==> flow/design.v (excerpt) <==
module adder_32bit(
    input clk,
    input rst,
    input [31:0] i_a,
    input [31:0] i_b,
    input i_vld,
    output reg [31:0] o_res,
    output reg o_res_vld,
    output reg overflow
);
Size in the first run: ~3700 cells after synthesis, ~24000 µm² of cells after synthesis.
Settings: LEC_CHECK=0, CAP_MARGIN=20, CORE_MARGIN=2, CORE_UTILIZATION=72, HOLD_SLACK_MARGIN=0.29, SLEW_MARGIN=20; clock period 25.6 ns.
run.sh (not shown) runs the stock make flow with config.mk's settings and CLKGATE_MAP_FILE=.
The first run aborted during detailed placement.
Then changed:
--- a/flow/config.mk
+++ b/flow/config.mk
@@ -7,2 +7,3 @@
 export LEC_CHECK = 0
+export ABC_AREA = 1
 export CAP_MARGIN = 20
@@ -10,2 +11,3 @@
 export CORE_UTILIZATION = 72
+export CTS_CLUSTER_DIAMETER = 48
 export HOLD_SLACK_MARGIN = 0.29
==> flow/constraint.sdc (replaced) <==
create_clock -name core_clock -period 13.6 [get_ports {clk}]
set_input_delay 2.7200 -clock core_clock [delete_from_list [all_inputs] [get_ports {clk}]]
set_output_delay 2.7200 -clock core_clock [all_outputs]
set_load 0.01 [all_outputs]
=> The new run failed in detailed placement; die area goes up by 17%; synthesized area came out higher by about 17%; synthesized cell count grows by 34%.
Then changed:
--- a/flow/config.mk
+++ b/flow/config.mk
@@ -7,8 +7,5 @@
 export LEC_CHECK = 0
-export ABC_AREA = 1
 export CAP_MARGIN = 20
 export CORE_MARGIN = 2
-export CORE_UTILIZATION = 72
-export CTS_CLUSTER_DIAMETER = 48
-export HOLD_SLACK_MARGIN = 0.29
+export CORE_UTILIZATION = 56
 export SLEW_MARGIN = 20
The new run aborted during global routing, error GRT-0232.
Area after synthesis fell by 15%.
Synthesized cell count is lower by 25%.
Die size is higher by 9.4%.
Then changed:
--- a/flow/config.mk
+++ b/flow/config.mk
@@ -9,3 +9,3 @@
 export CORE_MARGIN = 2
-export CORE_UTILIZATION = 56
+export CORE_UTILIZATION = 40
 export SLEW_MARGIN = 20
==> flow/constraint.sdc (replaced) <==
create_clock -name core_clock -period 39.1 [get_ports {clk}]
set_input_delay 7.8200 -clock core_clock [delete_from_list [all_inputs] [get_ports {clk}]]
set_output_delay 7.8200 -clock core_clock [all_outputs]
set_load 0.01 [all_outputs]
=> This time the run finished with timing, DRC and antenna clean; synthesized area stays the same; synthesized cell count is unchanged; die area went up by about 40%.

========
## P
Starting RTL as in the previous note.
// adder_32bit
module adder_32bit(
    input clk,
    input rst,
    input [31:0] i_a,
    input [31:0] i_b,
    input i_vld,
    output reg [31:0] o_res,
    output reg o_res_vld,
    output reg overflow
);
wire [7:0] shift;
wire [23:0] al_man_a, al_man_b;
wire sign_a, sign_b, sign_res;
wire [7:0] exp_a, exp_b, exp_res;
wire [23:0] man_a, man_b, man_res;
wire [24:0] res;
wire operation_overflow;
assign sign_a = i_a[31];
assign sign_b = i_b[31];
assign exp_a = i_a[30:23];
assign exp_b = i_b[30:23];
assign man_a = (exp_a == 8'b0) ? {1'b0, i_a[22:0]} : {1'b1, i_a[22:0]};  
assign man_b = (exp_b == 8'b0) ? {1'b0, i_b[22:0]} : {1'b1, i_b[22:0]};
wire is_nan_a = ((exp_a == 8'b11111111) && (man_a[22:0] != 0));  
wire is_nan_b = ((exp_b == 8'b11111111) && (man_b[22:0] != 0));
wire is_inf_a = ((exp_a == 8'b11111111) && (man_a[22:0] == 0));
wire is_inf_b = ((exp_b == 8'b11111111) && (man_b[22:0] == 0));
wire is_zero_a = ((i_a[30:0] == 0));  
wire is_zero_b = ((i_b[30:0] == 0));
CompareAndShift32Bit u_CompareAndShift32Bit (
    .exp_a(exp_a),           
    .exp_b(exp_b),           
    .man_a(man_a),           
    .man_b(man_b),           
    .al_man_a(al_man_a),     
    .al_man_b(al_man_b),     
    .shift(shift)            
);
Addition32Bit u_Addition32Bit (
    .sign_a(sign_a),         
    .sign_b(sign_b),         
    .a(al_man_a),            
    .b(al_man_b),            
  ...
export LEC_CHECK = 0
export CAP_MARGIN = 20
export CELL_PAD_IN_SITES_GLOBAL_PLACEMENT = 1
export CORE_ASPECT_RATIO = 1.34
export CORE_MARGIN = 2
export CORE_UTILIZATION = 51
export GPL_ROUTABILITY_DRIVEN = 0
export HOLD_SLACK_MARGIN = 0.29
export MIN_ROUTING_LAYER = met1
export PLACE_DENSITY = 0.44
export SLEW_MARGIN = 15
create_clock -name core_clock -period 34.3 [get_ports {clk}]
P finished all stages; however, its layout fails the closing checks, the failures being setup timing.
## Diff of input files: Q against P
diff --git a/flow/config.mk b/flow/config.mk
--- a/flow/config.mk
+++ b/flow/config.mk
@@ -6,12 +6,14 @@
 export NUM_CORES = 4
 export LEC_CHECK = 0
+export ABC_AREA = 1
 export CAP_MARGIN = 20
 export CELL_PAD_IN_SITES_GLOBAL_PLACEMENT = 1
 export CORE_ASPECT_RATIO = 1.34
 export CORE_MARGIN = 2
-export CORE_UTILIZATION = 51
+export CORE_UTILIZATION = 46
+export CTS_CLUSTER_SIZE = 87
 export GPL_ROUTABILITY_DRIVEN = 0
-export HOLD_SLACK_MARGIN = 0.29
+export HOLD_SLACK_MARGIN = -0.0
 export MIN_ROUTING_LAYER = met1
-export PLACE_DENSITY = 0.44
+export PLACE_DENSITY_LB_ADDON = 0.23
 export SLEW_MARGIN = 15
==> flow/constraint.sdc <==
create_clock -name core_clock -period 22.8 [get_ports {clk}]
set_input_delay 4.5600 -clock core_clock [delete_from_list [all_inputs] [get_ports {clk}]]
set_output_delay 4.5600 -clock core_clock [all_outputs]
set_load 0.01 [all_outputs]
--- outcome ---
As for a clean layout from Q and P, there is none. Q: complete, dirty (setup timing). [P] flow finished | final checks: failed | reasons: setup timing. The top metal layer carrying routed signals comes out met4 in one run and met5 in the other, namely in Q and P respectively. Changes observed in Q relative to P: depth of the critical timing path with buffers and inverters included higher, fraction of the cycle the final worst path needs climbed 15 points, synthesis area per yosys now larger, post-CTS repair timing setup buffer count moved up. Taking P as the reference, in Q worst-case headroom to the max-slew limit has increased; routed wire length dropped 8.4 mm.
Input-level comparison between R and Q:
==> flow/config.mk <==
export PLATFORM = sky130hd
export DESIGN_NAME = adder_32bit
export DESIGN_NICKNAME = adder_32bit
export VERILOG_FILES = /design/flow/design.v
export SDC_FILE = /design/flow/constraint.sdc
export NUM_CORES = 4
export LEC_CHECK = 0
export CAP_MARGIN = 20
export CELL_PAD_IN_SITES_GLOBAL_PLACEMENT = 0
export CORE_ASPECT_RATIO = 1.34
export CORE_MARGIN = 7
export CORE_UTILIZATION = 46
export CTS_CLUSTER_DIAMETER = 202
export CTS_CLUSTER_SIZE = 99
export GPL_ROUTABILITY_DRIVEN = 0
export HOLD_SLACK_MARGIN = -0.0
export MIN_ROUTING_LAYER = met1
export PLACE_DENSITY = 0.88
export SLEW_MARGIN = 15
export TNS_END_PERCENT = 10
==> flow/constraint.sdc <==
create_clock -name core_clock -period 44.3 [get_ports {clk}]
set_input_delay 8.8600 -clock core_clock [delete_from_list [all_inputs] [get_ports {clk}]]
set_output_delay 8.8600 -clock core_clock [all_outputs]
set_load 0.01 [all_outputs]
--- outcome ---
R: flow completed, timing, DRC and antenna clean
Of the two values seen for prevailing logic family in the synthesized netlist, simple AND/OR/NAND/NOR gates was produced by Q and AND-OR/OR-AND gates by R.
Looking only at die area, and setting everything else aside, the lower value of Q and R goes to R.
[R] global-route wire length before repair fell 18% relative to Q
